==> design/flow/design.v <==
module rot_encoder
  #(parameter
    BAND_WIDTH = 32)
   (input logic                   sa,
    input logic                   sb,
    output logic [BAND_WIDTH-1:0] count,
    input logic                   clk,
    input logic                   rstn);
   logic [BAND_WIDTH-1:0]         count_r;
   logic [3:0]                    patern;
   logic [1:0]                    sa_q, sb_q;
   always_comb begin
      count  = count_r;
      patern = {sa_q[1], sb_q[1], sa_q[0], sb_q[0]};
   end
   always_ff @(posedge clk) begin
      if(!rstn) begin
         count_r <= 0;
         sa_q    <= 0;
         sb_q    <= 0;
      end
      else begin
         sa_q[1] <= sa_q[0];
         sb_q[1] <= sb_q[0];
         sa_q[0] <= sa;
         sb_q[0] <= sb;
         case(patern)
           4'b0010: count_r <= count_r + 1;
           4'b1011: count_r <= count_r + 1;
           4'b1101: count_r <= count_r + 1;
           4'b0100: count_r <= count_r + 1;
           4'b0001: count_r <= count_r - 1;
           4'b0111: count_r <= count_r - 1;
           4'b1110: count_r <= count_r - 1;
           4'b1000: count_r <= count_r - 1;
           default: count_r <= count_r;
         endcase
      end
   end
endmodule
module pwm_generator
  #(parameter
    BAND_WIDTH       = 32,
    PWM_PERIOD_CYCLE = 1000)
   (input logic [BAND_WIDTH-1:0] width,
    output logic                 pwm,
    input logic                  clk,
    input logic                  rstn);
   logic [BAND_WIDTH-1:0]        count_r;
   always_comb begin
      pwm = (count_r < width) ? 1 : 0;
   end
   always_ff @(posedge clk) begin
      if(!rstn) begin
         count_r <= 0;
      end
      else if(count_r < PWM_PERIOD_CYCLE) begin
         count_r <= count_r + 1;
      end
      else begin
         count_r <= 0;
      end
   end
endmodule
module p_controller
  #(parameter
    BAND_WIDTH         = 32,
    CLK_FREQ           = 100_000_000,
    ONE_ROTATION_PULSE = 630,  
    SAMPLING_RATE      = 100,  
    localparam
    PI_FIXED           = 804,  
    RESOLUTION         = 2 * PI_FIXED * SAMPLING_RATE / ONE_ROTATION_PULSE,
    UPDATE_INTERVAL    = CLK_FREQ / SAMPLING_RATE)
   (input  logic [31:0]           target_rot_v,
    input  logic [31:0]           p_gain,
    input  logic [31:0]           rot_cnt,
    output logic [BAND_WIDTH-1:0] pulse_width,
    input  logic                  clk,
    input  logic                  rstn);
   typedef enum logic [1:0] {STT_GET_ERROR,
                             STT_CALC_TERM,
                             STT_CALC_PULSE,
                             STT_WAIT} p_statetype;
   p_statetype  p_state;
   logic [31:0] cnt_r;
   logic        update_flag;
   logic [31:0] rot_cnt_r;
   logic signed [BAND_WIDTH*2-1:0] pulse_width_r, pulse_width_w;
   logic signed [BAND_WIDTH*2-1:0] rotate_samp_cnt_r;
   logic signed [BAND_WIDTH*2-1:0] error_w;
   logic signed [BAND_WIDTH*2-1:0] error_r, p_error_r;
   logic signed [BAND_WIDTH*2-1:0] p_term_r;
   logic signed [BAND_WIDTH*2-1:0] p_term_w;
   logic [31:0] p_gain_r;
   always_comb begin
      update_flag   = (cnt_r == UPDATE_INTERVAL) ? 1 : 0;
      error_w       = $signed(target_rot_v) - (rotate_samp_cnt_r * $signed(RESOLUTION));
      p_term_w      = ($signed(p_gain_r) * error_r);
      pulse_width_w = pulse_width_r + p_term_r;
      pulse_width   = pulse_width_r;
   end
   always_ff @(posedge clk) begin
      if(!rstn) begin
         p_state           <= STT_WAIT;
         cnt_r             <= 0;
         pulse_width_r     <= 0;
         rotate_samp_cnt_r <= 0;
         rot_cnt_r         <= 0;
         error_r           <= 0;
         p_error_r         <= 0;
         p_term_r          <= 0;
      end
      else begin
         p_gain_r <= p_gain;
         if(update_flag) begin
            cnt_r <= 0;
         end
         else begin
            cnt_r <= cnt_r + 1;
         end
         case(p_state)
           STT_GET_ERROR: begin
              p_error_r <= error_r;
              error_r   <= error_w;
              p_state <= STT_CALC_TERM;
           end
           STT_CALC_TERM: begin
              p_term_r <= p_term_w >>> 16;
              p_state  <= STT_CALC_PULSE;
           end
           STT_CALC_PULSE: begin
              pulse_width_r <= (target_rot_v != 0) ? pulse_width_w : 0;
              p_state       <= STT_WAIT;
           end
           STT_WAIT: begin
              if(update_flag) begin
                 rotate_samp_cnt_r <= $signed(rot_cnt) - $signed(rot_cnt_r);
                 rot_cnt_r         <= rot_cnt;
                 p_state           <= STT_GET_ERROR;
              end
           end
         endcase
      end
   end
endmodule
module motor_ctrl
  #(parameter
    CLK_FREQ = 100_000,
    localparam
    BAND_WIDTH         = 32,
    ONE_ROTATION_PULSE = 630,  
    SAMPLING_RATE      = 100,  
    PWM_PERIOD         = 40,   
    PWM_PERIOD_CYCLE   = (CLK_FREQ / 100_000) * PWM_PERIOD)
   (output logic                  pwm,
    output logic                  dir,
    output logic [BAND_WIDTH-1:0] pulse_width,
    output logic [BAND_WIDTH-1:0] rot_cnt,
    input  logic [31:0]           target_rot_v,
    input  logic [31:0]           p_gain,
    input  logic                  sa,
    input  logic                  sb,
    input  logic                  clk,
    input  logic                  rstn);
   logic [BAND_WIDTH-1:0] pwm_pulse_width;
   pwm_generator #(.BAND_WIDTH(BAND_WIDTH),
                   .PWM_PERIOD_CYCLE(PWM_PERIOD_CYCLE))
   pwm_gen_inst(.width(pwm_pulse_width),
                .pwm(pwm),
                .clk(clk),
                .rstn(rstn));
   rot_encoder #(.BAND_WIDTH(BAND_WIDTH))
   rot_encoder_inst(.sa(sa),
                    .sb(sb),
                    .count(rot_cnt),
                    .clk(clk),
                    .rstn(rstn));
   p_controller #(.BAND_WIDTH(BAND_WIDTH),
                  .CLK_FREQ(CLK_FREQ),
                  .ONE_ROTATION_PULSE(ONE_ROTATION_PULSE),
                  .SAMPLING_RATE(SAMPLING_RATE))
   p_ctrl_inst(.target_rot_v(target_rot_v),
               .p_gain(p_gain),
               .rot_cnt(rot_cnt),
               .pulse_width(pulse_width),
               .clk(clk),
               .rstn(rstn));
   always_comb begin
      dir             = pulse_width[31:31] ? 1'b1 : 1'b0;
      pwm_pulse_width = pulse_width[31:31] ? ~pulse_width : pulse_width;
   end
endmodule
==> design/flow/run.sh <==
#!/bin/bash
# the make line also repeats each setting of config.mk as NAME=value (left out here)
make -C /OpenROAD-flow-scripts/flow DESIGN_CONFIG=/design/flow/config.mk WORK_HOME=/design/flow/orfs CLKGATE_MAP_FILE= finish
==> design/flow/config.mk <==
export PLATFORM = sky130hd
export DESIGN_NAME = motor_ctrl
export DESIGN_NICKNAME = motor_ctrl
export VERILOG_FILES = /design/flow/design.v
export SDC_FILE = /design/flow/constraint.sdc
export NUM_CORES = 4
export LEC_CHECK = 0
export CAP_MARGIN = 40
export CORE_MARGIN = 2
export CORE_UTILIZATION = 72
export CTS_CLUSTER_DIAMETER = 52
export CTS_CLUSTER_SIZE = 84
export HOLD_SLACK_MARGIN = -0.07
export MAX_ROUTING_LAYER = met4
export PLACE_DENSITY = 0.36
export SETUP_SLACK_MARGIN = 1.16
export SLEW_MARGIN = 20
export TNS_END_PERCENT = 70
==> design/flow/constraint.sdc <==
create_clock -name core_clock -period 6.69 [get_ports {clk}]
set_input_delay 1.3380 -clock core_clock [delete_from_list [all_inputs] [get_ports {clk}]]
set_output_delay 1.3380 -clock core_clock [all_outputs]
set_load 0.01 [all_outputs]
==> flow_summary.ini, run 1 <==
; generated from flow reports
[status]
outcome = failed layout checks
so.violations = negative setup slack

[timing]
fin_crit_ns = 7.54
relSlewSlack_pct = 43.2
slew_viol_final = 0
setup_viol = 32
skew_ns = 0.0267
hold_violations = 0
grt_setup_unrepaired = yes
worstMarginPinSlew_ns = 0.853
hold_slack_ns = 0.452
fin_ws_ns = -0.845
final.period_utilization_pct = 113
fmax_ghz = 0.133

[worst_setup_path]
crit_path_top_delay_cell = fa_1
cp-end-kind = flop
crit_required_ns = 7.17
path_class = flop to flop
critPathMaxFanout = 7
critPathMostFrequentCell = fa_1
r2r-end = p_ctrl_inst.p_term_r[31]
start_kind = flop
r2r_setup_slack_ns = -0.85
max_stage_delay_ns = 0.54
r2r_start = p_ctrl_inst.p_gain_r[7]
worstSetupPathDepth = 31
worstPathArrival_ns = 8.02
critPathLaunch = p_ctrl_inst.p_gain_r[7]
reg2reg_depth = 31
cp_top_family = adder cells
crit_buf_inv = 10
endpoint = p_ctrl_inst.p_term_r[31]

[hold_path]
hp-start = p_ctrl_inst.rot_cnt_r[15]
hold_path.class = flop to flop
hold_depth = 2
min_to = p_ctrl_inst.rot_cnt_r[15]

[route]
firstDrtPassIters = 6
wl_per_cell_um = 21.1
routed_wirelength_mm = 155
via_count = 43500
ant_nets = 0
viasPerCell = 5.92
drt_iter0_markers = 3597
drcViolationCount = 0

[yosys]
ys_ff = 313
synth_cell_type_count = 85
yosysWarnings = 4
top_cells_by_count = inv_1, fa_1, nand2_1, and2_1, ha_1
avgSynthCellArea_um2 = 9.12
async_flop_share_pct = 0
ys_area_mm2 = 0.0545
largest_area_cell = fa_1
ys_sh_mux_pct = 0.937
simple_gate_area_share_pct = 15.5
xor_share_pct = 4.23
most_common_cell = inv_1
aoi_share_pct = 7.73
ys_cells = 5969
top_logic_kind = adder cells
adder_share_pct = 49.6
synth_cells = 5969
topCellsByArea = fa_1, dfxtp_1, ha_1, inv_1, nand2_1
top_area_share_pct = 40.3
ys_seq_share_pct = 12.1
flop_cell = dfxtp_1
syn_area_mm2 = 0.0545
edf_count = 32

[placement]
dp.cells = 7184
place.gp.congestion = 0.980
dp_slack_ns = -0.987
hpwl_mm = 120
io_buffers = 133

[power]
total_leakage_power_nw = 30.2
p_comb_share_pct = 25.5
clkPwrFrac_pct = 42.8
pwr.group.clock_mw = 2.71
power_density_mw_per_mm2 = 100
power.total_mw = 6.33
seqPwrFrac_pct = 31.8
p_seq_mw = 2.01
p_comb_mw = 1.61
ir_worst_vdd_mv = 0.286
maxPowerGroup = the clock network
internal_power_mw = 4.19
p_sw_share_pct = 33.8
power_switching_mw = 2.14

[job]
tool_warnings = 46
drv_cap = 0

[global_routing]
grt_max_degree = 76
grt_overflow = 0
grt_pass1_vias = 45900
antenna_found_initial = 4
grt.total_usage_pct = 41.0
grt_pass1_wl_mm = 242

[final_layout]
area_delta_synth_final_pct = 15.9
fillers = 4363
instances_no_fill = 7361
layout.nets = 7919
fin_util_pct = 84.5

[floorplanning]
core_area_mm2 = 0.0747
floorplan.core_util_pct = 72.9
row_count = 100
io_pins = 134
die_h_um = 279
die_w_um = 279
dieArea_mm2 = 0.0779

[clock_network]
cts_buffers = 49
cts_tree = yes
clk_pin_slew_ns = 0.07
cts_max_level = 2
clock-root-buffer = clkbuf_16
clock-sinks = 313
clock_latency_ns = 0.63
clk_path_buf_depth = 3
==> through the flow <==
step	setup TNS, ns	cell area (um2)
global placement	-14.21	59500
finish	-18.57	63100
floorplan	-1.75	55200
global route	-24.12	63100
detailed placement	-18.19	59500
CTS	-11.81	62200
==> what timing repair did <==
action	4_1_cts	5_1_grt
buffers inserted	36	32
cloned	6	5
resized	132	126
hold buffers	0	0
pin swaps	97	90
setup endpoints to repair	51	54
==> layout make-up <==
type	instances	area, um2	share of cell area [%]
multi-input combinational	4257	43700	69.1
sequential	313	6640	10.5
timing repair buffer	583	5600	8.86
inverter	1144	4300	6.80
clock buffer	59	1370	2.17
tap	969	1210	1.92
clock inverter	31	372	0.589
antenna	5	12.5	0.0198
==> metal layers <==
metal / global-route usage (%) / part of all wire, %
met4: 21.5 / 6.8
met5: - / 0
met1: 49.3 / 37
met3: 5.85 / 7.8
met2: 67.8 / 48
==> inputs of run 2 (changes only) <==
ABC_AREA = 1   (was not set)
CAP_MARGIN = 25   (was 40)
CELL_PAD_IN_SITES_GLOBAL_PLACEMENT = 2   (was not set)
CORE_MARGIN = 8   (was 2)
CORE_UTILIZATION = 45   (was 72)
CTS_CLUSTER_DIAMETER = not set   (was 52)
CTS_CLUSTER_SIZE = 58   (was 84)
GPL_ROUTABILITY_DRIVEN = 0   (was not set)
GPL_TIMING_DRIVEN = 1   (was not set)
HOLD_SLACK_MARGIN = 0.04   (was -0.07)
MAX_ROUTING_LAYER = met5   (was met4)
MIN_ROUTING_LAYER = met2   (was not set)
PLACE_DENSITY = not set   (was 0.36)
PLACE_DENSITY_LB_ADDON = 0.22   (was not set)
SETUP_SLACK_MARGIN = not set   (was 1.16)
TNS_END_PERCENT = not set   (was 70)
clock period = 10.2 ns   (was 6.69 ns; I/O delays follow)
==> run 2 against run 1 <==
  * Fails layout checks on design-rule violations
  * Synthesized area up 7.2%
  * Sequential share of layout area fell by 0.067 points
  * Hold slack about the same
  * Die area increased by 82%
  * First-iteration DRC count rose to 3.3 times the previous value
  * Clock-buffer cell count increased by 5
  * Clock skew up 0.028 ns
  * Critical path type unchanged
  * Critical endpoint is now p_ctrl_inst.p_term_r[28]
  * Largest cell class unchanged
  * Largest power group unchanged
==> flow_summary.ini, run 2 <==
; generated from flow reports
[yosys]
yosysWarnings = 4
ys_seq_share_pct = 11.3
ys_area_mm2 = 0.0584
top_cells_by_count = inv_1, nand2_1, fa_1, ha_1, nor2_1
top_logic_kind = adder cells
adder_share_pct = 46.3
largest_area_cell = fa_1
ys_sh_mux_pct = 0
synth_cell_type_count = 60
most_common_cell = inv_1
async_flop_share_pct = 0
avgSynthCellArea_um2 = 7.71
edf_count = 32
topCellsByArea = fa_1, inv_1, nand2_1, dfxtp_1, ha_1
xor_share_pct = 2.10
simple_gate_area_share_pct = 16.9
ys_ff = 313
aoi_share_pct = 8.55
synth_cells = 7573
syn_area_mm2 = 0.0584
top_area_share_pct = 37.5
flop_cell = dfxtp_1
ys_cells = 7573

[final_layout]
fin_util_pct = 48.9
area_delta_synth_final_pct = 8.11
final-comb-area_mm2 = 0.0432
finalInstanceArea_mm2 = 0.0631
fillers = 13000
layout.nets = 9136
regArea_mm2 = 0.00659
instances_no_fill = 9353

[clock_network]
clock_latency_ns = 0.69
hold_buffers = 0
cts_buffers = 44
clock-root-buffer = clkbuf_16
post-cts-setup-buffers = 0
cts_max_level = 2
post_cts_resized = 0
clk_pin_slew_ns = 0.07
cts_tree = yes
clock-sinks = 313
clk_path_buf_depth = 3

[global_routing]
antenna_found_initial = 2
grt_max_degree = 69
grt.total_usage_pct = 39.6
grt_pass1_wl_mm = 294
grt_overflow = 0
grt_pass1_vias = 75100

[power]
clkPwrFrac_pct = 42.1
power_density_mw_per_mm2 = 65.7
power.total_mw = 4.15
total_leakage_power_nw = 34.3
p_seq_mw = 1.34
power_switching_mw = 1.52
internal_power_mw = 2.63
p_comb_mw = 1.06
pwr.group.clock_mw = 1.75
p_sw_share_pct = 36.5
seqPwrFrac_pct = 32.3
ir_worst_vdd_mv = 0.148
p_comb_share_pct = 25.6
maxPowerGroup = the clock network

[timing]
final.period_utilization_pct = 79.4
hold_slack_ns = 0.452
fin_crit_ns = 8.10
hold_violations = 0
fin_ws_ns = 2.10
worstMarginPinSlew_ns = 1.11
tns_ns = 0
fmax_ghz = 0.123
grt_setup_unrepaired = no
slew_viol_final = 0
setup_viol = 0
relSlewSlack_pct = 25.5
skew_ns = 0.0550

[hold_path]
min_to = p_ctrl_inst.rot_cnt_r[29]
hp-start = p_ctrl_inst.rot_cnt_r[29]
hold_depth = 2
hold_path.class = flop to flop

[worst_setup_path]
r2r-end = p_ctrl_inst.p_term_r[28]
critPathMaxFanout = 18
critPathMostFrequentCell = fa_1
endpoint = p_ctrl_inst.p_term_r[28]
crit_path_top_delay_cell = dfxtp_1
cp_cell_sequence = buf_4 > nand2_1 > inv_1 > fa_1 > fa_1 > inv_1 > fa_1 > fa_1 > inv_1 > fa_1 > fa_1 > fa_1 > fa_1 > ha_1 > a21oi_1 > o21ai_0 > a21oi_1 > o21ai_0 > a31oi_1 > o21ai_0 > a21oi_1 > nor2_1 > nor2_1 > nor2_1
start_kind = flop
r2r_start = p_ctrl_inst.error_r[19]
cp_top_family = adder cells
worstPathArrival_ns = 8.67
reg2reg_depth = 24
critPathLaunch = p_ctrl_inst.error_r[19]
worstSetupPathDepth = 24
max_stage_delay_ns = 1.01
cp-end-kind = flop
path_class = flop to flop
r2r_setup_slack_ns = 2.10
crit_required_ns = 10.78
crit_buf_inv = 4

[placement]
dp.cells = 9260
dpl_cell_area_mm2 = 0.0615
io_buffers = 133
dp_slack_ns = 2.42
hpwl_mm = 148

[route]
ant_nets = 0
firstDrtPassIters = 51
routed_wirelength_mm = 188
drcViolationCount = 4
via_count = 66100
viasPerCell = 7.07
drt_iter0_markers = 11800
wl_per_cell_um = 20.1

[job]
tool_warnings = 41
drv_cap = 0

[status]
outcome = failed layout checks
so.violations = design-rule violations

[floorplanning]
die_h_um = 376
floorplan.core_util_pct = 45.2
core_area_mm2 = 0.129
die_w_um = 376
io_pins = 134
row_count = 132
dieArea_mm2 = 0.142
run 2: final cells by class:
cell class | instances | share of cell area (%)
Multi-Input combinational cell | 4978 | 68.4
Inverter | 2014 | 12.0
Sequential cell | 313 | 10.4
Tap cell | 1742 | 3.45
Timing Repair Buffer | 214 | 3.18
Clock buffer | 64 | 1.97
Clock inverter | 18 | 0.507
Antenna cell | 10 | 0.0396
run 2: metal layers:
metal / part of all wire, % / up-vias / global-route usage (%)
li1: - / 22300 / -
met1: 0 / 24500 / -
met2: 50 / 17200 / 48.1
met3: 39 / 1952 / 53.1
met4: 10 / 52 / 6.37
met5: 0.75 / - / 13.0
==> inputs of run 3 (changes only) <==
ABC_AREA = not set   (was 1)
CAP_MARGIN = 20   (was 25)
CELL_PAD_IN_SITES_GLOBAL_PLACEMENT = not set   (was 2)
CORE_MARGIN = 2   (was 8)
CTS_CLUSTER_SIZE = not set   (was 58)
GPL_ROUTABILITY_DRIVEN = not set   (was 0)
GPL_TIMING_DRIVEN = not set   (was 1)
HOLD_SLACK_MARGIN = not set   (was 0.04)
MAX_ROUTING_LAYER = not set   (was met5)
MIN_ROUTING_LAYER = not set   (was met2)
PLACE_DENSITY = 0.6   (was not set)
PLACE_DENSITY_LB_ADDON = not set   (was 0.22)
clock period = 10.0 ns   (was 10.2 ns; I/O delays follow)
==> run 3 against run 2 <==
  * Now clean on timing, DRC and antenna
  * Synthesized cell count down 21%
  * Register-to-register slack worse by 0.78 ns
  * Via count down 40%
  * Clock-buffer cell count down 8
==> flow_summary.ini, run 3 <==
; generated from flow reports
[hold_path]
hold_path.class = flop to flop
min_to = p_ctrl_inst.rot_cnt_r[18]
hp-start = p_ctrl_inst.rot_cnt_r[18]
hold_depth = 2

[floorplanning]
dieArea_mm2 = 0.124
die_h_um = 352
row_count = 127
io_pins = 134
die_w_um = 352
core_area_mm2 = 0.120
floorplan.core_util_pct = 45.4

[route]
ant_nets = 0
drcViolationCount = 0
wl_per_cell_um = 18.8
drt_iter0_markers = 2265
via_count = 39400
firstDrtPassIters = 6
viasPerCell = 5.17
insertedDiodeCount = 0
routed_wirelength_mm = 143

[worst_setup_path]
start_kind = flop
max_stage_delay_ns = 1.05
worstPathArrival_ns = 9.19
crit_buf_inv = 6
crit_path_top_delay_cell = edfxtp_1
cp-end-kind = flop
critPathMostFrequentCell = fa_1
reg2reg_depth = 26
worstSetupPathDepth = 26
r2r_setup_slack_ns = 1.32
cp_top_family = adder cells
r2r_start = p_ctrl_inst.p_gain_r[6]
critPathLaunch = p_ctrl_inst.p_gain_r[6]
crit_required_ns = 10.51
critPathMaxFanout = 21
r2r-end = p_ctrl_inst.p_term_r[24]
endpoint = p_ctrl_inst.p_term_r[24]
path_class = flop to flop

[power]
p_seq_mw = 1.40
total_leakage_power_nw = 27.8
internal_power_mw = 2.64
p_comb_share_pct = 21.5
seqPwrFrac_pct = 35.7
pwr.group.clock_mw = 1.67
p_sw_share_pct = 32.4
power_density_mw_per_mm2 = 66.4
ir_worst_vdd_mv = 0.123
power_switching_mw = 1.27
maxPowerGroup = the clock network
p_comb_mw = 0.840
power.total_mw = 3.91
clkPwrFrac_pct = 42.8

[timing]
tns_ns = 0
fmax_ghz = 0.115
grt_setup_unrepaired = no
worstMarginPinSlew_ns = 1.15
relSlewSlack_pct = 22.9
fin_crit_ns = 8.68
fin_ws_ns = 1.32
final.period_utilization_pct = 86.8
skew_ns = 0.0306
hold_violations = 0
slew_viol_final = 0
setup_viol = 0

[clock_network]
clk_pin_slew_ns = 0.05
cts_tree = yes
clock-root-buffer = clkbuf_16
post_cts_resized = 0
clock-sinks = 313
post-cts-setup-buffers = 0
cts_buffers = 43
clk_path_buf_depth = 3
cts_max_level = 2
hold_buffers = 0
clock_latency_ns = 0.64

[yosys]
ys_sh_mux_pct = 0.937
top_logic_kind = adder cells
ys_seq_share_pct = 12.1
top_cells_by_count = inv_1, fa_1, nand2_1, and2_1, ha_1
synth_cell_type_count = 85
synth_cells = 5969
flop_cell = dfxtp_1
ys_ff = 313
syn_area_mm2 = 0.0545
adder_share_pct = 49.6
largest_area_cell = fa_1
avgSynthCellArea_um2 = 9.12
ys_cells = 5969
top_area_share_pct = 40.3
xor_share_pct = 4.23
simple_gate_area_share_pct = 15.5
topCellsByArea = fa_1, dfxtp_1, ha_1, inv_1, nand2_1
yosysWarnings = 4
aoi_share_pct = 7.73
ys_area_mm2 = 0.0545
async_flop_share_pct = 0
edf_count = 32
most_common_cell = inv_1

[final_layout]
layout.nets = 7538
instances_no_fill = 7613
fillers = 11300
fin_util_pct = 49.2
area_delta_synth_final_pct = 8.28

[global_routing]
antenna_found_initial = 6
grt_pass1_wl_mm = 234
grt.total_usage_pct = 24.2
grt_pass1_vias = 42000
grt_overflow = 0
grt_max_degree = 76

[placement]
hpwl_mm = 116
dp.cells = 7534
io_buffers = 133
place.gp.congestion = 0.895
dp_slack_ns = 1.42

[job]
drv_cap = 0
tool_warnings = 41

[status]
outcome = timing/DRC/antenna clean
==> run 3: area by class of cell <==
cell class                 instances  area [um2]  share of cell area [%]
clock buffer                      56        1240                    2.10
clock inverter                    23         302                   0.511
multi-input combinational       4257       42600                    72.3
inverter                        1144        4300                    7.29
sequential                       313        6610                    11.2
timing repair buffer             208        1890                    3.21
tap                             1612        2020                    3.42
==> run 3: routing by layer <==
metal / wire, um / vias to the layer above / track usage, %
met3: 7870 / 205 / 3.47
li1: - / 18300 / -
met4: 4290 / 8 / 6.67
met1: 61600 / 19900 / 31.9
met2: 69300 / 979 / 41.5
met5: 53 / - / 0
==> run 3: stage by stage <==
step | hold slack (ns) | instance area (um2)
floorplan | 0.425 | 54600
global placement | 0.441 | 57400
detailed placement | 0.446 | 57400
CTS | 0.454 | 59000
global route | 0.466 | 59000
finish | 0.452 | 59000
==> inputs of run 4 (changes only) <==
ABC_AREA = 0   (was not set)
CORE_UTILIZATION = 72   (was 45)
CTS_CLUSTER_SIZE = 34   (was not set)
HOLD_SLACK_MARGIN = 0.29   (was not set)
PLACE_DENSITY = not set   (was 0.6)
PLACE_DENSITY_LB_ADDON = 0.0   (was not set)
SETUP_SLACK_MARGIN = 1.36   (was not set)
clock period = 4.81 ns   (was 10.0 ns; I/O delays follow)
==> run 4 against run 3 <==
  * The layout now fails its checks (negative setup slack)
  * Critical endpoint is now p_ctrl_inst.p_term_r[28]
  * Register-to-register slack worse by 4.1 ns
  * Wire length up 17%
  * Sequential power up 100%
  * Total power up 120%
  * Hold slack better by 0.0024 ns
  * Largest power group unchanged
  * Synthesized cell count unchanged
  * Clock skew up 0.0052 ns
  * Cell count down 0.13%
  * Synthesized area unchanged
  * Clock power up 100%
==> flow_summary.ini, run 4 <==
; generated from flow reports
[status]
outcome = failed layout checks
so.violations = negative setup slack

[worst_setup_path]
reg2reg_depth = 24
critPathMaxFanout = 3
r2r_setup_slack_ns = -2.82
cp_cell_sequence = buf_6 > and2_1 > fa_1 > fa_1 > inv_1 > fa_2 > fa_1 > inv_1 > fa_1 > fa_2 > fa_1 > fa_1 > ha_4 > and3_4 > and3_4 > nand3_4 > a2111oi_4 > and3b_2 > o31a_4 > o21ai_4 > buf_4 > a21oi_1 > xor2_1 > o21ai_1
crit_buf_inv = 4
r2r_start = p_ctrl_inst.p_gain_r[8]
worstPathArrival_ns = 8.10
cp-end-kind = flop
cp_top_family = adder cells
crit_path_top_delay_cell = fa_2
critPathMostFrequentCell = fa_1
start_kind = flop
critPathLaunch = p_ctrl_inst.p_gain_r[8]
crit_required_ns = 5.27
max_stage_delay_ns = 0.61
worstSetupPathDepth = 24
path_class = flop to flop
endpoint = p_ctrl_inst.p_term_r[28]
r2r-end = p_ctrl_inst.p_term_r[28]

[timing]
tns_ns = -99.90
hold_violations = 0
grt_setup_unrepaired = yes
final.period_utilization_pct = 159
hold_slack_ns = 0.455
fmax_ghz = 0.131
setup_viol = 68
slew_viol_final = 0
fin_ws_ns = -2.82
skew_ns = 0.0358
worstMarginPinSlew_ns = 0.943
fin_crit_ns = 7.63
relSlewSlack_pct = 37.1

[final_layout]
area_delta_synth_final_pct = 21.2
fillers = 3720
finalInstanceArea_mm2 = 0.0660
layout.nets = 8170
instances_no_fill = 7603

[yosys]
synth_cells = 5969
ys_area_mm2 = 0.0545
async_flop_share_pct = 0
ys_sh_mux_pct = 0.937
synth_cell_type_count = 85
topCellsByArea = fa_1, dfxtp_1, ha_1, inv_1, nand2_1
ys_cells = 5969
most_common_cell = inv_1
xor_share_pct = 4.23
aoi_share_pct = 7.73
top_area_share_pct = 40.3
largest_area_cell = fa_1
flop_cell = dfxtp_1
edf_count = 32
simple_gate_area_share_pct = 15.5
avgSynthCellArea_um2 = 9.12
top_logic_kind = adder cells
yosysWarnings = 4
adder_share_pct = 49.6
ys_ff = 313
ys_seq_share_pct = 12.1
top_cells_by_count = inv_1, fa_1, nand2_1, and2_1, ha_1
syn_area_mm2 = 0.0545

[placement]
dp.cells = 7398
place.gp.congestion = 0.927
dpl_cell_area_mm2 = 0.0616
io_buffers = 133
hpwl_mm = 123

[power]
ir_worst_vdd_mv = 0.270
power_density_mw_per_mm2 = 133
pwr.group.clock_mw = 3.34
maxPowerGroup = the clock network
clkPwrFrac_pct = 37.9
power_switching_mw = 3.03
internal_power_mw = 5.77
total_leakage_power_nw = 31.5
p_sw_share_pct = 34.5
seqPwrFrac_pct = 31.8
p_comb_share_pct = 30.3
p_seq_mw = 2.80
p_comb_mw = 2.66

[clock_network]
hold_buffers = 0
clock-sinks = 313
clk_pin_slew_ns = 0.07
clock-root-buffer = clkbuf_16
clk_path_buf_depth = 3
cts_tree = yes
clock_latency_ns = 0.62
cts_buffers = 41
cts_max_level = 2

[route]
firstDrtPassIters = 6
viasPerCell = 6.02
wl_per_cell_um = 21.9
routed_wirelength_mm = 167
via_count = 45800
ant_nets = 0
drt_iter0_markers = 3761
drcViolationCount = 0

[global_routing]
grt_pass1_vias = 48500
grt_max_degree = 76
grt_pass1_wl_mm = 253
grt.total_usage_pct = 41.6
grt_overflow = 0
antenna_found_initial = 2

[hold_path]
hold_depth = 2
hp-start = p_ctrl_inst.rot_cnt_r[22]
hold_path.class = flop to flop
min_to = p_ctrl_inst.rot_cnt_r[22]

[floorplanning]
die_h_um = 279
row_count = 100
core_area_mm2 = 0.0747
die_w_um = 279
floorplan.core_util_pct = 72.9
io_pins = 134
dieArea_mm2 = 0.0779

[job]
drv_cap = 0
tool_warnings = 44
==> run 4: repair_timing <==
action                     4_1_cts  5_1_grt
gates cloned                     2        4
resized                        218      209
hold endpoints to repair         0        0
pin swaps                      138      191
buffers inserted                57       64
setup endpoints to repair       95      100
==> run 4: through the flow <==
step | worst slack (ns) | power, mW | utilization [%]
floorplan | -2.17 | 4.15 | -
CTS | -2.56 | 8.42 | 86.3
global route | -3.01 | 9.07 | 88.4
detailed placement | -2.66 | 4.98 | 82.4
global placement | -2.50 | 4.94 | 82.4
finish | -2.82 | 8.80 | 88.4
==> run 4: per-layer routing <==
layer | global-route usage (%) | part of all wire (%) | vias to the layer above
met3 | 7.97 | 8.6 | 925
li1 | - | - | 19600
met1 | 49.1 | 35 | 22800
met5 | 0 | 0.0090 | -
met4 | 27.2 | 8.5 | 2
met2 | 69.9 | 48 | 2509
==> run 4: final cells by class <==
class | instances | area (um2) | share of cell area (%)
inverters | 1144 | 4300 | 6.52
clock buffers | 50 | 1130 | 1.72
clock inverters | 26 | 289 | 0.438
diodes | 2 | 5.00 | 0.00758
well taps | 969 | 1210 | 1.84
repair buffers | 842 | 7600 | 11.5
flip-flops and latches | 313 | 6670 | 10.1
multi-input cells | 4257 | 44800 | 67.9
==> inputs of run 5 (changes only) <==
ABC_AREA = not set   (was 0)
CAP_MARGIN = 40   (was 20)
CTS_CLUSTER_DIAMETER = 57   (was not set)
CTS_CLUSTER_SIZE = not set   (was 34)
HOLD_SLACK_MARGIN = not set   (was 0.29)
PLACE_DENSITY = 0.64   (was not set)
PLACE_DENSITY_LB_ADDON = not set   (was 0.0)
SETUP_SLACK_MARGIN = -0.54   (was 1.36)
clock period = 5.51 ns   (was 4.81 ns; I/O delays follow)
==> run 5 against run 4 <==
  * The layout still fails its checks (negative setup slack)
  * Via count down 4.9%
  * Global-route usage fell by 1.7 points
  * Sequential share of layout area rose by 0.34 points
  * Clock skew shrank 0.0059 ns
  * Core utilization fell by 3.7 points
  * Clock power down 6.0%
  * Clock-buffer cell count is 17 higher
  * Largest cell class unchanged
  * Hold slack worse by 0.0033 ns
  * Critical endpoint is now p_ctrl_inst.p_term_r[25]
  * Fmax grew 1.4%
  * Total power fell by 15%
==> flow_summary.ini, run 5 <==
; generated from flow reports
[final_layout]
layout.nets = 8051
area_delta_synth_final_pct = 16.1
finalInstanceArea_mm2 = 0.0633
instances_no_fill = 7489

[worst_setup_path]
endpoint = p_ctrl_inst.p_term_r[25]
path_class = flop to flop
worstSetupPathDepth = 27
critPathMaxFanout = 7
r2r_setup_slack_ns = -2.02
critPathMostFrequentCell = fa_1
cp-end-kind = flop
start_kind = flop
cp_top_family = adder cells
critPathLaunch = p_ctrl_inst.p_gain_r[20]
max_stage_delay_ns = 0.63
worstPathArrival_ns = 8.04
r2r-end = p_ctrl_inst.p_term_r[25]
crit_buf_inv = 7
r2r_start = p_ctrl_inst.p_gain_r[20]
crit_path_top_delay_cell = fa_1
reg2reg_depth = 27
crit_required_ns = 6.03

[route]
top_layer = met5
drcViolationCount = 0
firstDrtPassIters = 6
ant_nets = 0
via_count = 43500
viasPerCell = 5.81
wl_met3_mm = 12.1
drt_iter0_markers = 3211
wl_met2_mm = 73.9
routed_wirelength_mm = 151
met1Wirelength_mm = 55.2
wl_per_cell_um = 20.2

[status]
so.violations = negative setup slack
outcome = failed layout checks

[power]
pwr.group.clock_mw = 3.14
power_density_mw_per_mm2 = 119
internal_power_mw = 5.05
maxPowerGroup = the clock network
p_sw_share_pct = 32.7
p_comb_share_pct = 25.5
power.total_mw = 7.51
power_switching_mw = 2.45
total_leakage_power_nw = 30.7
p_comb_mw = 1.92
p_seq_mw = 2.45
ir_worst_vdd_mv = 0.277
seqPwrFrac_pct = 32.6
clkPwrFrac_pct = 41.9

[yosys]
top_area_share_pct = 40.3
ys_cells = 5969
adder_share_pct = 49.6
ys_ff = 313
topCellsByArea = fa_1, dfxtp_1, ha_1, inv_1, nand2_1
flop_cell = dfxtp_1
syn_area_mm2 = 0.0545
aoi_share_pct = 7.73
synth_cell_type_count = 85
edf_count = 32
synth_cells = 5969
yosysWarnings = 4
avgSynthCellArea_um2 = 9.12
simple_gate_area_share_pct = 15.5
ys_sh_mux_pct = 0.937
most_common_cell = inv_1
ys_seq_share_pct = 12.1
top_cells_by_count = inv_1, fa_1, nand2_1, and2_1, ha_1
ys_area_mm2 = 0.0545
top_logic_kind = adder cells
largest_area_cell = fa_1
xor_share_pct = 4.23
async_flop_share_pct = 0

[timing]
skew_ns = 0.0299
setup_viol = 46
relSlewSlack_pct = 41.5
fmax_ghz = 0.133
worstMarginPinSlew_ns = 0.878
slew_viol_final = 0
hold_violations = 0
grt_setup_unrepaired = yes
tns_ns = -53.02
fin_ws_ns = -2.02
final.period_utilization_pct = 137
fin_crit_ns = 7.53

[placement]
dpl_cell_area_mm2 = 0.0609
io_buffers = 133
hpwl_mm = 122
place.gp.congestion = 0.951
dp.cells = 7363

[hold_path]
min_to = p_ctrl_inst.rot_cnt_r[15]
hold_path.class = flop to flop
hold_depth = 2
hp-start = p_ctrl_inst.rot_cnt_r[15]

[clock_network]
clock-sinks = 313
hold_buffers = 0
cts_buffers = 48
clock_latency_ns = 0.62
cts_max_level = 2
clock-root-buffer = clkbuf_16
clk_pin_slew_ns = 0.06
clk_path_buf_depth = 3
cts_tree = yes

[floorplanning]
die_w_um = 279
floorplan.core_util_pct = 72.9
io_pins = 134
dieArea_mm2 = 0.0779
core_area_mm2 = 0.0747
die_h_um = 279
row_count = 100

[job]
tool_warnings = 46
drv_cap = 0

[global_routing]
grt_max_degree = 76
grt_overflow = 0
grt_pass1_wl_mm = 243
antenna_found_initial = 2
grt_pass1_vias = 46800
grt.total_usage_pct = 39.8
[run 5: layout make-up]
cell class / instances / area (um2)
fill: 4445 / 11400
antenna: 1 / 2.50
timing repair buffer: 716 / 6310
clock inverter: 22 / 253
inverter: 1144 / 4300
tap: 969 / 1210
clock buffer: 67 / 1370
multi-input combinational: 4257 / 43200
sequential: 313 / 6600
[run 5: through the flow]
stage	setup slack (ns)	hold slack, ns	utilization [%]
6_report	-2.02	0.451	84.7
5_1_grt	-2.19	0.470	84.7
4_1_cts	-1.90	0.454	84.1
3_5_place_dp	-2.18	0.447	81.5
3_3_place_gp	-1.91	0.441	81.5
2_1_floorplan	-1.47	0.425	-
[run 5: what timing repair did]
item	CTS	global route
gates cloned	0	2
buffers inserted	16	20
pin swaps	33	49
setup endpoints to repair	34	44
resized	52	48
endpoints found under the hold margin	0	0
[run 5: routing by layer]
layer	vias up	track usage (%)
li1	19300	-
met1	21700	48.2
met2	1879	68.1
met3	585	6.87
met4	2	22.0
met5	-	0
==> inputs of run 6 (changes only) <==
CAP_MARGIN = 20   (was 40)
CELL_PAD_IN_SITES_GLOBAL_PLACEMENT = 1   (was not set)
CORE_UTILIZATION = 62   (was 72)
CTS_CLUSTER_DIAMETER = not set   (was 57)
GPL_ROUTABILITY_DRIVEN = 0   (was not set)
HOLD_SLACK_MARGIN = 0.16   (was not set)
MIN_ROUTING_LAYER = met2   (was not set)
PLACE_DENSITY = not set   (was 0.64)
SETUP_SLACK_MARGIN = not set   (was -0.54)
SLEW_MARGIN = 40   (was 20)
clock period = 12.1 ns   (was 5.51 ns; I/O delays follow)
==> run 6 against run 5 <==
  * The run now finishes clean
  * Cell count decreased by 4.4%
  * Wire length decreased by 2.8%
  * Total power decreased by 57%
  * Hold slack improved by 0.0016 ns
  * Design area decreased by 7.8%
  * Largest cell class unchanged
  * Highest routed layer unchanged
==> flow_summary.ini, run 6 <==
; generated from flow reports
[worst_setup_path]
cp_cell_sequence = buf_4 > nand2_1 > fa_1 > fa_1 > inv_1 > fa_1 > fa_1 > fa_1 > fa_1 > fa_1 > inv_1 > fa_1 > inv_1 > ha_1 > and2_1 > and3_1 > nand3_1 > a2111oi_1 > and3b_1 > o31ai_1 > a21oi_1 > nor2_1 > o2111ai_1 > o311ai_1
start_kind = flop
critPathLaunch = p_ctrl_inst.p_gain_r[18]
path_class = flop to flop
max_stage_delay_ns = 0.88
crit_buf_inv = 4
reg2reg_depth = 24
critPathMaxFanout = 17
crit_required_ns = 12.58
worstPathArrival_ns = 9.41
r2r-end = p_ctrl_inst.p_term_r[25]
crit_path_top_delay_cell = edfxtp_1
worstSetupPathDepth = 24
r2r_setup_slack_ns = 3.17
cp_top_family = adder cells
critPathMostFrequentCell = fa_1
cp-end-kind = flop
r2r_start = p_ctrl_inst.p_gain_r[18]
endpoint = p_ctrl_inst.p_term_r[25]

[timing]
worstMarginPinSlew_ns = 0.928
fin_crit_ns = 8.93
fmax_ghz = 0.112
setup_viol = 0
slew_viol_final = 0
relSlewSlack_pct = 37.7
hold_violations = 0
final.period_utilization_pct = 73.8
grt_setup_unrepaired = no
tns_ns = 0
skew_ns = 0.0634

[power]
pwr.group.clock_mw = 1.35
power.total_mw = 3.24
clkPwrFrac_pct = 41.6
power_density_mw_per_mm2 = 55.5
p_seq_mw = 1.12
maxPowerGroup = the clock network
seqPwrFrac_pct = 34.6
p_sw_share_pct = 34.1
ir_worst_vdd_mv = 0.127
p_comb_share_pct = 23.9
internal_power_mw = 2.13
p_comb_mw = 0.772
power_switching_mw = 1.10
total_leakage_power_nw = 27.8

[yosys]
adder_share_pct = 49.6
top_cells_by_count = inv_1, fa_1, nand2_1, and2_1, ha_1
edf_count = 32
simple_gate_area_share_pct = 15.5
ys_seq_share_pct = 12.1
aoi_share_pct = 7.73
flop_cell = dfxtp_1
synth_cells = 5969
ys_area_mm2 = 0.0545
top_logic_kind = adder cells
avgSynthCellArea_um2 = 9.12
xor_share_pct = 4.23
topCellsByArea = fa_1, dfxtp_1, ha_1, inv_1, nand2_1
async_flop_share_pct = 0
ys_cells = 5969
yosysWarnings = 4
synth_cell_type_count = 85
most_common_cell = inv_1
top_area_share_pct = 40.3
ys_sh_mux_pct = 0.937
ys_ff = 313
largest_area_cell = fa_1
syn_area_mm2 = 0.0545

[final_layout]
instances_no_fill = 7158
fillers = 7320
layout.nets = 7532
area_delta_synth_final_pct = 7.04
finalInstanceArea_mm2 = 0.0583

[floorplanning]
dieArea_mm2 = 0.0902
core_area_mm2 = 0.0869
die_w_um = 300
row_count = 108
die_h_um = 300
floorplan.core_util_pct = 62.7
io_pins = 134

[clock_network]
cts_max_level = 2
post-cts-setup-buffers = 0
clk_path_buf_depth = 3
post_cts_resized = 0
hold_buffers = 0
cts_tree = yes
clock_latency_ns = 0.64
cts_buffers = 42
clk_pin_slew_ns = 0.06
clock-root-buffer = clkbuf_16
clock-sinks = 313

[global_routing]
grt_overflow = 0
antenna_found_initial = 1
grt_pass1_vias = 62500
gr-max-usage-layer = met3
grt_pass1_wl_mm = 236
met1_usage_pct = 0
grt_max_degree = 76
use_met2_pct = 58.5
grt.total_usage_pct = 49.7
use_met3_pct = 65.0

[placement]
dp.cells = 7071
dpl_cell_area_mm2 = 0.0568
io_buffers = 133
hpwl_mm = 110

[route]
via_count = 54800
wl_per_cell_um = 20.6
routed_wirelength_mm = 147
viasPerCell = 7.66
ant_nets = 0
drcViolationCount = 0
drt_iter0_markers = 9616
firstDrtPassIters = 10

[hold_path]
hold_path.class = flop to flop
min_to = p_ctrl_inst.rot_cnt_r[15]
hold_depth = 2
hp-start = p_ctrl_inst.rot_cnt_r[15]

[job]
drv_cap = 0
tool_warnings = 44

[status]
outcome = timing/DRC/antenna clean
## run 6: layer usage
metal / up-vias / part of all wire, % / wire length, um
met4: 52 / 11 / 16700
met3: 1678 / 39 / 58100
met2: 14500 / 48 / 71300
li1: 18200 / - / -
met5: - / 0.78 / 1140
met1: 20400 / 0 / 0
## run 6: layout make-up
type	count	area, um2	share of cell area (%)
antenna	8	20.0	0.0343
clock buffer	55	1160	1.99
clock inverter	23	255	0.438
inverter	1144	4300	7.37
multi-input combinational	4257	42600	73.2
sequential	313	6600	11.3
tap	1155	1450	2.48
timing repair buffer	203	1870	3.20
## run 6: stage by stage
stage	util (%)	worst slack, ns	hold WS (ns)
global route	67.1	2.89	0.468
global placement	65.4	3.66	0.442
CTS	67.0	3.52	0.455
detailed placement	65.4	3.56	0.446
finish	67.1	3.17	0.453
floorplan	-	4.86	0.425
==> inputs of run 7 (changes only) <==
CELL_PAD_IN_SITES_GLOBAL_PLACEMENT = not set   (was 1)
CORE_ASPECT_RATIO = 0.5   (was not set)
CORE_UTILIZATION = 72   (was 62)
CTS_CLUSTER_DIAMETER = 94   (was not set)
GPL_ROUTABILITY_DRIVEN = not set   (was 0)
HOLD_SLACK_MARGIN = not set   (was 0.16)
MIN_ROUTING_LAYER = not set   (was met2)
PLACE_DENSITY_LB_ADDON = 0.04   (was not set)
SETUP_SLACK_MARGIN = 1.88   (was not set)
SLEW_MARGIN = 20   (was 40)
TNS_END_PERCENT = 10   (was not set)
clock period = 6.6 ns   (was 12.1 ns; I/O delays follow)
==> run 7 against run 6 <==
  * Now fails the layout checks on negative setup slack
  * Clock power grew 47%
  * Synthesized cell count stayed put
  * Register-to-register slack got worse by 4.1 ns
  * Flip-flop count unchanged
  * Combinational power increased by 100%
  * Critical path type unchanged
  * Critical endpoint is now p_ctrl_inst.p_term_r[30]
==> flow_summary.ini, run 7 <==
; generated from flow reports
[timing]
grt_setup_unrepaired = yes
setup_viol = 31
skew_ns = 0.0217
final.period_utilization_pct = 114
slew_viol_final = 0
fmax_ghz = 0.133
hold_slack_ns = 0.453
tns_ns = -20.55
relSlewSlack_pct = 31.6
worstMarginPinSlew_ns = 1.02
fin_ws_ns = -0.900
hold_violations = 0
fin_crit_ns = 7.50

[worst_setup_path]
r2r_setup_slack_ns = -0.90
critPathMaxFanout = 12
reg2reg_depth = 25
crit_path_top_delay_cell = fa_2
start_kind = flop
cp-end-kind = flop
path_class = flop to flop
r2r-end = p_ctrl_inst.p_term_r[30]
worstSetupPathDepth = 25
crit_buf_inv = 5
max_stage_delay_ns = 0.60
worstPathArrival_ns = 7.95
crit_required_ns = 7.05
r2r_start = p_ctrl_inst.p_gain_r[5]
cp_top_family = adder cells
endpoint = p_ctrl_inst.p_term_r[30]
critPathMostFrequentCell = fa_1
critPathLaunch = p_ctrl_inst.p_gain_r[5]

[yosys]
flop_cell = dfxtp_1
edf_count = 32
ys_seq_share_pct = 12.1
avgSynthCellArea_um2 = 9.12
aoi_share_pct = 7.73
top_area_share_pct = 40.3
xor_share_pct = 4.23
async_flop_share_pct = 0
simple_gate_area_share_pct = 15.5
ys_area_mm2 = 0.0545
top_logic_kind = adder cells
synth_cells = 5969
ys_sh_mux_pct = 0.937
synth_cell_type_count = 85
yosysWarnings = 4
top_cells_by_count = inv_1, fa_1, nand2_1, and2_1, ha_1
topCellsByArea = fa_1, dfxtp_1, ha_1, inv_1, nand2_1
largest_area_cell = fa_1
ys_ff = 313
syn_area_mm2 = 0.0545
most_common_cell = inv_1
adder_share_pct = 49.6
ys_cells = 5969

[clock_network]
clock-sinks = 313
clock-root-buffer = clkbuf_16
cts_max_level = 2
cts_buffers = 35
clk_pin_slew_ns = 0.06
hold_buffers = 0
clock_latency_ns = 0.58
cts_tree = yes
clk_path_buf_depth = 3

[hold_path]
hp-start = p_ctrl_inst.rot_cnt_r[18]
hold_path.class = flop to flop
hold_depth = 2
min_to = p_ctrl_inst.rot_cnt_r[18]

[floorplanning]
die_w_um = 393
die_h_um = 198
floorplan.core_util_pct = 72.6
dieArea_mm2 = 0.0780
io_pins = 134
row_count = 71
core_area_mm2 = 0.0750

[global_routing]
grt.total_usage_pct = 40.1
grt_pass1_wl_mm = 242
antenna_found_initial = 12
grt_pass1_vias = 45700
grt_max_degree = 123
grt_overflow = 0

[route]
routed_wirelength_mm = 152
via_count = 43000
firstDrtPassIters = 6
drt_iter0_markers = 3940
ant_nets = 0
wl_per_cell_um = 20.8
viasPerCell = 5.89
drcViolationCount = 0

[power]
total_leakage_power_nw = 29.5
p_seq_mw = 2.03
maxPowerGroup = sequential cells
p_comb_share_pct = 28.1
ir_worst_vdd_mv = 0.170
p_sw_share_pct = 34.0
seqPwrFrac_pct = 36.3
p_comb_mw = 1.57
internal_power_mw = 3.69
power_switching_mw = 1.90
clkPwrFrac_pct = 35.6
power.total_mw = 5.59
power_density_mw_per_mm2 = 90.4
pwr.group.clock_mw = 1.99

[final_layout]
fillers = 4654
layout.nets = 7828
area_delta_synth_final_pct = 13.5

[status]
so.violations = negative setup slack
outcome = failed layout checks

[placement]
io_buffers = 133
place.gp.congestion = 0.973
hpwl_mm = 123

[job]
drv_cap = 0
tool_warnings = 47
==> run 7: metal layers <==
metal / GRT usage (%) / wire [um]
met1: 52.8 / 58300
met2: 64.8 / 70500
met3: 9.32 / 15900
met4: 16.5 / 7270
met5: 0 / 29
==> run 7: cell type report <==
| cell class | instances | area, um2 | share of cell area, % |
|---|---|---|---|
| Clock buffer | 46 | 988 | 1.60 |
| Clock inverter | 15 | 104 | 0.168 |
| Tap cell | 1022 | 1280 | 2.07 |
| Sequential cell | 313 | 6650 | 10.8 |
| Multi-Input combinational cell | 4257 | 43600 | 70.4 |
| Inverter | 1144 | 4300 | 6.95 |
| Timing Repair Buffer | 506 | 4940 | 7.99 |
| Antenna cell | 6 | 15.0 | 0.0243 |
==> run 7: timing repair <==
action,4_1_cts,5_1_grt
gates resized,171,63
cloned,0,3
buffers inserted,6,16
pin swaps,118,53
endpoints found under the setup margin,74,74
==> run 7: through the flow <==
step / cells / util (%) / instance area (um2) / setup slack [ns]
2_1_floorplan: 5994 / - / 54900 / -0.378
3_3_place_gp: 7217 / 79.4 / 59600 / -1.12
3_5_place_dp: 7217 / 79.4 / 59600 / -1.31
4_1_cts: 7284 / 81.9 / 61400 / -0.864
5_1_grt: 7304 / 82.5 / 61800 / -1.09
6_report: 7309 / 82.5 / 61800 / -0.900
==> inputs of run 8 (changes only) <==
CORE_ASPECT_RATIO = not set   (was 0.5)
CORE_UTILIZATION = 58   (was 72)
CTS_CLUSTER_DIAMETER = not set   (was 94)
PLACE_DENSITY_LB_ADDON = not set   (was 0.04)
SETUP_SLACK_MARGIN = 1.82   (was 1.88)
TNS_END_PERCENT = not set   (was 10)
==> run 8 against run 7 <==
  * Die area up 24%
  * First-iteration DRC count shrank 41%
  * Flip-flop count did not move
  * Clock skew is 0.028 ns higher
  * Cell count is 4.3% higher
  * Sequential share of layout area decreased by 0.24 points
  * Wire length shrank 1.2%
  * Combinational power is 3% higher
  * Still fails the layout checks on negative setup slack
==> flow_summary.ini, run 8 <==
; generated from flow reports
[status]
outcome = failed layout checks
so.violations = negative setup slack

[route]
wl_per_cell_um = 19.7
drt_iter0_markers = 2320
drcViolationCount = 0
ant_nets = 0
firstDrtPassIters = 5
viasPerCell = 5.43
routed_wirelength_mm = 150
via_count = 41400

[placement]
dp.cells = 7478
place.gp.congestion = 0.911
hpwl_mm = 123
dpl_cell_area_mm2 = 0.0604
io_buffers = 133

[timing]
fin_crit_ns = 7.41
skew_ns = 0.0498
hold_slack_ns = 0.454
final.period_utilization_pct = 112
worstMarginPinSlew_ns = 0.953
setup_viol = 30
tns_ns = -15.58
hold_violations = 0
grt_setup_unrepaired = yes
fin_ws_ns = -0.813
relSlewSlack_pct = 36.5
fmax_ghz = 0.135
slew_viol_final = 0

[yosys]
ys_seq_share_pct = 12.1
ys_ff = 313
simple_gate_area_share_pct = 15.5
ys_area_mm2 = 0.0545
top_cells_by_count = inv_1, fa_1, nand2_1, and2_1, ha_1
top_logic_kind = adder cells
adder_share_pct = 49.6
largest_area_cell = fa_1
flop_cell = dfxtp_1
most_common_cell = inv_1
yosysWarnings = 4
edf_count = 32
xor_share_pct = 4.23
avgSynthCellArea_um2 = 9.12
async_flop_share_pct = 0
aoi_share_pct = 7.73
topCellsByArea = fa_1, dfxtp_1, ha_1, inv_1, nand2_1
synth_cells = 5969
synth_cell_type_count = 85
syn_area_mm2 = 0.0545
ys_cells = 5969
top_area_share_pct = 40.3
ys_sh_mux_pct = 0.937

[clock_network]
cts_buffers = 42
cts_tree = yes
clk_path_buf_depth = 3
clock_latency_ns = 0.64
clock-sinks = 313
hold_buffers = 0
cts_max_level = 2
clk_pin_slew_ns = 0.07
clock-root-buffer = clkbuf_16

[power]
power_density_mw_per_mm2 = 95.8
p_comb_share_pct = 26.5
maxPowerGroup = the clock network
power_switching_mw = 2.00
seqPwrFrac_pct = 33.6
pwr.group.clock_mw = 2.42
p_sw_share_pct = 32.9
ir_worst_vdd_mv = 0.232
total_leakage_power_nw = 30.1
p_comb_mw = 1.61
internal_power_mw = 4.07
p_seq_mw = 2.04
clkPwrFrac_pct = 39.9

[hold_path]
hold_depth = 2
hp-start = p_ctrl_inst.rot_cnt_r[9]
min_to = p_ctrl_inst.rot_cnt_r[9]
hold_path.class = flop to flop

[worst_setup_path]
worstPathArrival_ns = 7.91
reg2reg_depth = 25
crit_required_ns = 7.09
critPathMaxFanout = 12
cp_top_family = adder cells
critPathLaunch = p_ctrl_inst.p_gain_r[9]
max_stage_delay_ns = 0.55
critPathMostFrequentCell = fa_1
endpoint = p_ctrl_inst.p_term_r[30]
path_class = flop to flop
cp-end-kind = flop
worstSetupPathDepth = 25
r2r_start = p_ctrl_inst.p_gain_r[9]
r2r-end = p_ctrl_inst.p_term_r[30]
crit_buf_inv = 5
r2r_setup_slack_ns = -0.81
crit_path_top_delay_cell = fa_1
start_kind = flop

[final_layout]
area_delta_synth_final_pct = 16.3
instances_no_fill = 7622
fin_util_pct = 68.0
layout.nets = 7900
finalInstanceArea_mm2 = 0.0633
regArea_mm2 = 0.00666
fillers = 7641
final-comb-area_mm2 = 0.0440

[global_routing]
grt_pass1_vias = 43700
antenna_found_initial = 7
grt.total_usage_pct = 32.4
grt_max_degree = 74
grt_pass1_wl_mm = 241
grt_overflow = 0

[floorplanning]
die_w_um = 310
row_count = 112
io_pins = 134
dieArea_mm2 = 0.0964
die_h_um = 310
floorplan.core_util_pct = 58.4
core_area_mm2 = 0.0932

[job]
drv_cap = 0
tool_warnings = 46
==> run 8: per-layer routing <==
| metal | global-route usage [%] | up-vias | part of all wire [%] |
|---|---|---|---|
| li1 | - | 19000 | - |
| met1 | 41.0 | 21100 | 41 |
| met5 | 0.404 | - | 0.015 |
| met4 | 12.8 | 4 | 4.4 |
| met2 | 55.7 | 998 | 49 |
| met3 | 5.00 | 286 | 5.1 |
==> run 8: stage by stage <==
step,worst slack (ns),total power [mW]
finish,-0.813,6.07
global route,-0.994,6.35
CTS,-0.745,6.09
detailed placement,-0.874,3.59
global placement,-0.795,3.57
floorplan,-0.377,3.01
==> run 8: layout make-up <==
type	count	area share [%]
diodes	6	0.0237
inverters	1144	6.79
flip-flops and latches	313	10.5
multi-input cells	4257	69.4
well taps	1254	2.48
clock buffers	61	1.93
clock inverters	16	0.318
repair buffers	571	8.52
==> run 8: repair_timing <==
item                                    CTS  global route
pin swaps                               105            56
endpoints found under the setup margin   67            70
buffers inserted                         32            27
cloned                                    1             1
endpoints found under the hold margin     0             0
gates resized                           143           107
==> inputs of run 9 (changes only) <==
CORE_UTILIZATION = 72   (was 58)
CTS_CLUSTER_DIAMETER = 94   (was not set)
PLACE_DENSITY = 0.37   (was not set)
SETUP_SLACK_MARGIN = 1.33   (was 1.82)
==> run 9 against run 8 <==
  * Fmax is 0.59% lower
  * Synthesized cell count stayed put
  * Die area is 19% lower
  * Combinational power hardly changed
  * Still fails the layout checks on negative setup slack
  * Synthesized area stayed put
  * Global-route usage is 7.4 points higher
  * Clock power is 3% lower
  * Design area is 1.3% lower
  * Wire length is 0.93% higher
==> flow_summary.ini, run 9 <==
; generated from flow reports
[placement]
place.gp.congestion = 0.954
dp.cells = 7172
io_buffers = 133
hpwl_mm = 119

[worst_setup_path]
worstSetupPathDepth = 30
critPathMostFrequentCell = fa_1
crit_path_top_delay_cell = fa_1
worstPathArrival_ns = 7.90
path_class = flop to flop
cp_top_family = adder cells
critPathMaxFanout = 12
crit_buf_inv = 11
critPathLaunch = p_ctrl_inst.p_gain_r[3]
endpoint = p_ctrl_inst.p_term_r[23]
start_kind = flop
max_stage_delay_ns = 0.53
r2r_start = p_ctrl_inst.p_gain_r[3]
r2r-end = p_ctrl_inst.p_term_r[23]
reg2reg_depth = 30
cp-end-kind = flop
crit_required_ns = 7.04
r2r_setup_slack_ns = -0.86

[route]
drcViolationCount = 0
routed_wirelength_mm = 152
viasPerCell = 5.87
firstDrtPassIters = 5
ant_nets = 0
drt_iter0_markers = 3096
via_count = 42900
wl_per_cell_um = 20.7

[yosys]
ys_seq_share_pct = 12.1
yosysWarnings = 4
async_flop_share_pct = 0
top_logic_kind = adder cells
largest_area_cell = fa_1
topCellsByArea = fa_1, dfxtp_1, ha_1, inv_1, nand2_1
synth_cells = 5969
ys_ff = 313
synth_cell_type_count = 85
ys_area_mm2 = 0.0545
edf_count = 32
adder_share_pct = 49.6
syn_area_mm2 = 0.0545
top_area_share_pct = 40.3
top_cells_by_count = inv_1, fa_1, nand2_1, and2_1, ha_1
ys_cells = 5969
flop_cell = dfxtp_1
ys_sh_mux_pct = 0.937
xor_share_pct = 4.23
aoi_share_pct = 7.73
simple_gate_area_share_pct = 15.5
most_common_cell = inv_1
avgSynthCellArea_um2 = 9.12

[clock_network]
clock-sinks = 313
cts_tree = yes
clock_latency_ns = 0.60
clk_path_buf_depth = 3
clock-root-buffer = clkbuf_16
clk_pin_slew_ns = 0.06
cts_buffers = 41
cts_max_level = 2

[final_layout]
area_delta_synth_final_pct = 14.8
instances_no_fill = 7314
fin_util_pct = 83.7
regArea_mm2 = 0.00666
fillers = 4509
layout.nets = 7882
final-comb-area_mm2 = 0.0438

[floorplanning]
die_w_um = 279
dieArea_mm2 = 0.0779
floorplan.core_util_pct = 72.9
io_pins = 134
row_count = 100
die_h_um = 279
core_area_mm2 = 0.0747

[power]
seqPwrFrac_pct = 34.0
p_sw_share_pct = 33.4
power_density_mw_per_mm2 = 95.8
power_switching_mw = 2.00
clkPwrFrac_pct = 39.1
power.total_mw = 5.99
p_comb_mw = 1.61
total_leakage_power_nw = 29.9
maxPowerGroup = the clock network
ir_worst_vdd_mv = 0.218
pwr.group.clock_mw = 2.34
p_comb_share_pct = 26.9
internal_power_mw = 3.99
p_seq_mw = 2.04

[global_routing]
antenna_found_initial = 5
grt_pass1_vias = 45800
grt_overflow = 0
grt_pass1_wl_mm = 242
grt.total_usage_pct = 39.8
grt_max_degree = 90

[timing]
fin_ws_ns = -0.857
fin_crit_ns = 7.46
relSlewSlack_pct = 39.8
skew_ns = 0.0242
setup_viol = 31
worstMarginPinSlew_ns = 0.903
slew_viol_final = 0
tns_ns = -19.92
fmax_ghz = 0.134
final.period_utilization_pct = 113
hold_violations = 0
grt_setup_unrepaired = yes

[hold_path]
min_to = p_ctrl_inst.rot_cnt_r[9]
hp-start = p_ctrl_inst.rot_cnt_r[9]
hold_depth = 2
hold_path.class = flop to flop

[job]
drv_cap = 0
tool_warnings = 46

[status]
so.violations = negative setup slack
outcome = failed layout checks
==> run 9: through the flow <==
stage	hold slack (ns)	setup slack, ns	cell area, um2
3_3_place_gp	0.440	-0.762	59500
5_1_grt	0.472	-1.04	62500
4_1_cts	0.454	-0.724	61700
2_1_floorplan	0.425	-0.377	55200
6_report	0.454	-0.857	62500
3_5_place_dp	0.447	-0.881	59500
==> run 9: cell type report <==
class                           count  share of cell area (%)
Antenna cell                        3                  0.0120
Clock buffer                       56                    1.83
Clock inverter                     18                   0.354
Inverter                         1144                    6.87
Multi-Input combinational cell   4257                    70.1
Sequential cell                   313                    10.6
Tap cell                          969                    1.94
Timing Repair Buffer              554                    8.25
==> run 9: routing by layer <==
metal | vias to the layer above | track usage, % | routed length, um | share of wire (%)
met4 | 4 | 23.2 | 10700 | 7.0
met5 | - | 0 | 23 | 0.015
li1 | 19000 | - | - | -
met1 | 21500 | 48.8 | 56200 | 37
met3 | 550 | 6.56 | 11600 | 7.7
met2 | 1860 | 67.1 | 73100 | 48
==> run 9: what timing repair did <==
item / in CTS / in global routing
endpoints found under the setup margin: 56 / 62
pin swaps: 67 / 126
hold buffers: 0 / 0
gates resized: 138 / 128
cloned: 3 / 2
setup buffers: 30 / 30
==> inputs of run 10 (changes only) <==
CORE_UTILIZATION = 28   (was 72)
CTS_CLUSTER_DIAMETER = not set   (was 94)
MIN_ROUTING_LAYER = met2   (was not set)
PLACE_DENSITY = not set   (was 0.37)
SETUP_SLACK_MARGIN = not set   (was 1.33)
SLEW_MARGIN = 40   (was 20)
clock period = 10.0 ns   (was 6.6 ns; I/O delays follow)
==> run 10 against run 9 <==
  * Now clean on timing, DRC and antenna
  * Via count is 28% higher
  * Setup slack better by 2.2 ns
  * Flip-flop count unchanged
  * Sequential share of layout area rose by 0.37 points
  * Fmax down 14%
  * Synthesized area did not move
  * Global-route usage decreased by 16 points
  * Cell count is 17% higher
  * First-iteration DRC count went up to 2.7 times the previous value
  * Core utilization decreased by 53 points
  * Critical path type unchanged
  * Largest power group unchanged
  * Highest routed layer unchanged
==> flow_summary.ini, run 10 <==
; generated from flow reports
[hold_path]
hold_depth = 2
hold_path.class = flop to flop
hp-start = p_ctrl_inst.rot_cnt_r[17]
min_to = p_ctrl_inst.rot_cnt_r[17]

[global_routing]
grt_pass1_wl_mm = 248
grt_pass1_vias = 64700
met1_usage_pct = 0
antenna_found_initial = 3
use_met3_pct = 31.9
grt_max_degree = 76
use_met2_pct = 28.1
gr-max-usage-layer = met3
grt.total_usage_pct = 23.9
grt_overflow = 0

[clock_network]
cts_max_level = 2
clock_latency_ns = 0.62
clk_pin_slew_ns = 0.06
cts_buffers = 37
post_cts_resized = 0
clock-root-buffer = clkbuf_16
clk_path_buf_depth = 3
hold_buffers = 0
post-cts-setup-buffers = 0
cts_tree = yes
clock-sinks = 313

[yosys]
most_common_cell = inv_1
largest_area_cell = fa_1
top_area_share_pct = 40.3
yosysWarnings = 4
simple_gate_area_share_pct = 15.5
flop_cell = dfxtp_1
edf_count = 32
ys_seq_share_pct = 12.1
synth_cell_type_count = 85
avgSynthCellArea_um2 = 9.12
aoi_share_pct = 7.73
topCellsByArea = fa_1, dfxtp_1, ha_1, inv_1, nand2_1
ys_sh_mux_pct = 0.937
async_flop_share_pct = 0
xor_share_pct = 4.23
ys_area_mm2 = 0.0545
syn_area_mm2 = 0.0545
adder_share_pct = 49.6
top_cells_by_count = inv_1, fa_1, nand2_1, and2_1, ha_1
synth_cells = 5969
ys_ff = 313
ys_cells = 5969
top_logic_kind = adder cells

[floorplanning]
floorplan.core_util_pct = 28.2
core_area_mm2 = 0.193
die_w_um = 445
io_pins = 134
dieArea_mm2 = 0.198
row_count = 161
die_h_um = 445

[timing]
fin_crit_ns = 8.64
skew_ns = 0.0320
setup_viol = 0
final.period_utilization_pct = 86.4
tns_ns = 0
hold_violations = 0
grt_setup_unrepaired = no
slew_viol_final = 0
worstMarginPinSlew_ns = 0.931
relSlewSlack_pct = 37.9
fmax_ghz = 0.116

[worst_setup_path]
r2r-end = p_ctrl_inst.p_term_r[24]
worstSetupPathDepth = 22
crit_buf_inv = 2
r2r_setup_slack_ns = 1.36
critPathMostFrequentCell = fa_1
path_class = flop to flop
critPathMaxFanout = 29
cp_cell_sequence = buf_4 > nand2_1 > fa_1 > fa_1 > fa_1 > fa_1 > inv_1 > fa_1 > fa_1 > fa_1 > fa_1 > ha_1 > and3_1 > and3_1 > nand3_1 > a2111oi_1 > and3b_1 > o31ai_1 > a21oi_1 > nor2_1 > nor2_1 > a22o_1
reg2reg_depth = 22
crit_required_ns = 10.49
max_stage_delay_ns = 0.96
cp_top_family = adder cells
crit_path_top_delay_cell = edfxtp_1
worstPathArrival_ns = 9.13
r2r_start = p_ctrl_inst.p_gain_r[3]
critPathLaunch = p_ctrl_inst.p_gain_r[3]
endpoint = p_ctrl_inst.p_term_r[24]
start_kind = flop
cp-end-kind = flop

[power]
p_comb_share_pct = 23.5
power_switching_mw = 1.28
pwr.group.clock_mw = 1.53
seqPwrFrac_pct = 36.5
total_leakage_power_nw = 27.8
p_seq_mw = 1.39
power_density_mw_per_mm2 = 63.4
p_comb_mw = 0.897
p_sw_share_pct = 33.5
ir_worst_vdd_mv = 0.133
internal_power_mw = 2.54
clkPwrFrac_pct = 40.0
maxPowerGroup = the clock network

[status]
outcome = timing/DRC/antenna clean

[route]
wl_per_cell_um = 18.3
drcViolationCount = 0
viasPerCell = 6.43
via_count = 54900
drt_iter0_markers = 8304
firstDrtPassIters = 10
routed_wirelength_mm = 157
ant_nets = 0

[final_layout]
area_delta_synth_final_pct = 10.4
fin_util_pct = 31.2
layout.nets = 7546

[placement]
place.gp.congestion = 1.02
hpwl_mm = 123
io_buffers = 133

[job]
drv_cap = 0
tool_warnings = 41
==> run 10: cell type report <==
class,instances,area (um2)
Multi-Input combinational cell,4257,42600
Fill cell,20000,133000
Tap cell,2526,3160
Antenna cell,17,42.5
Timing Repair Buffer,222,2070
Sequential cell,313,6620
Clock buffer,44,993
Clock inverter,23,329
Inverter,1144,4300
==> run 10: metal layers <==
metal	vias to the layer above	share of wire (%)	wire length (um)
met5	-	1.1	1750
li1	18200	-	-
met2	14800	50	79100
met1	20400	0	0
met4	63	8.6	13400
met3	1449	40	62400
==> run 10: through the flow <==
step	instances	hold WS, ns	power [mW]	setup slack (ns)	cell area, um2
floorplan	5994	0.425	1.96	2.76	54600
global placement	8446	0.441	2.26	1.77	58500
detailed placement	8452	0.447	2.27	1.69	58600
CTS	8519	0.455	3.80	1.65	60000
global route	8530	0.470	3.98	0.973	60100
finish	8546	0.452	3.81	1.36	60100
No activity file was given, so power comes from the tool's default toggle rates.
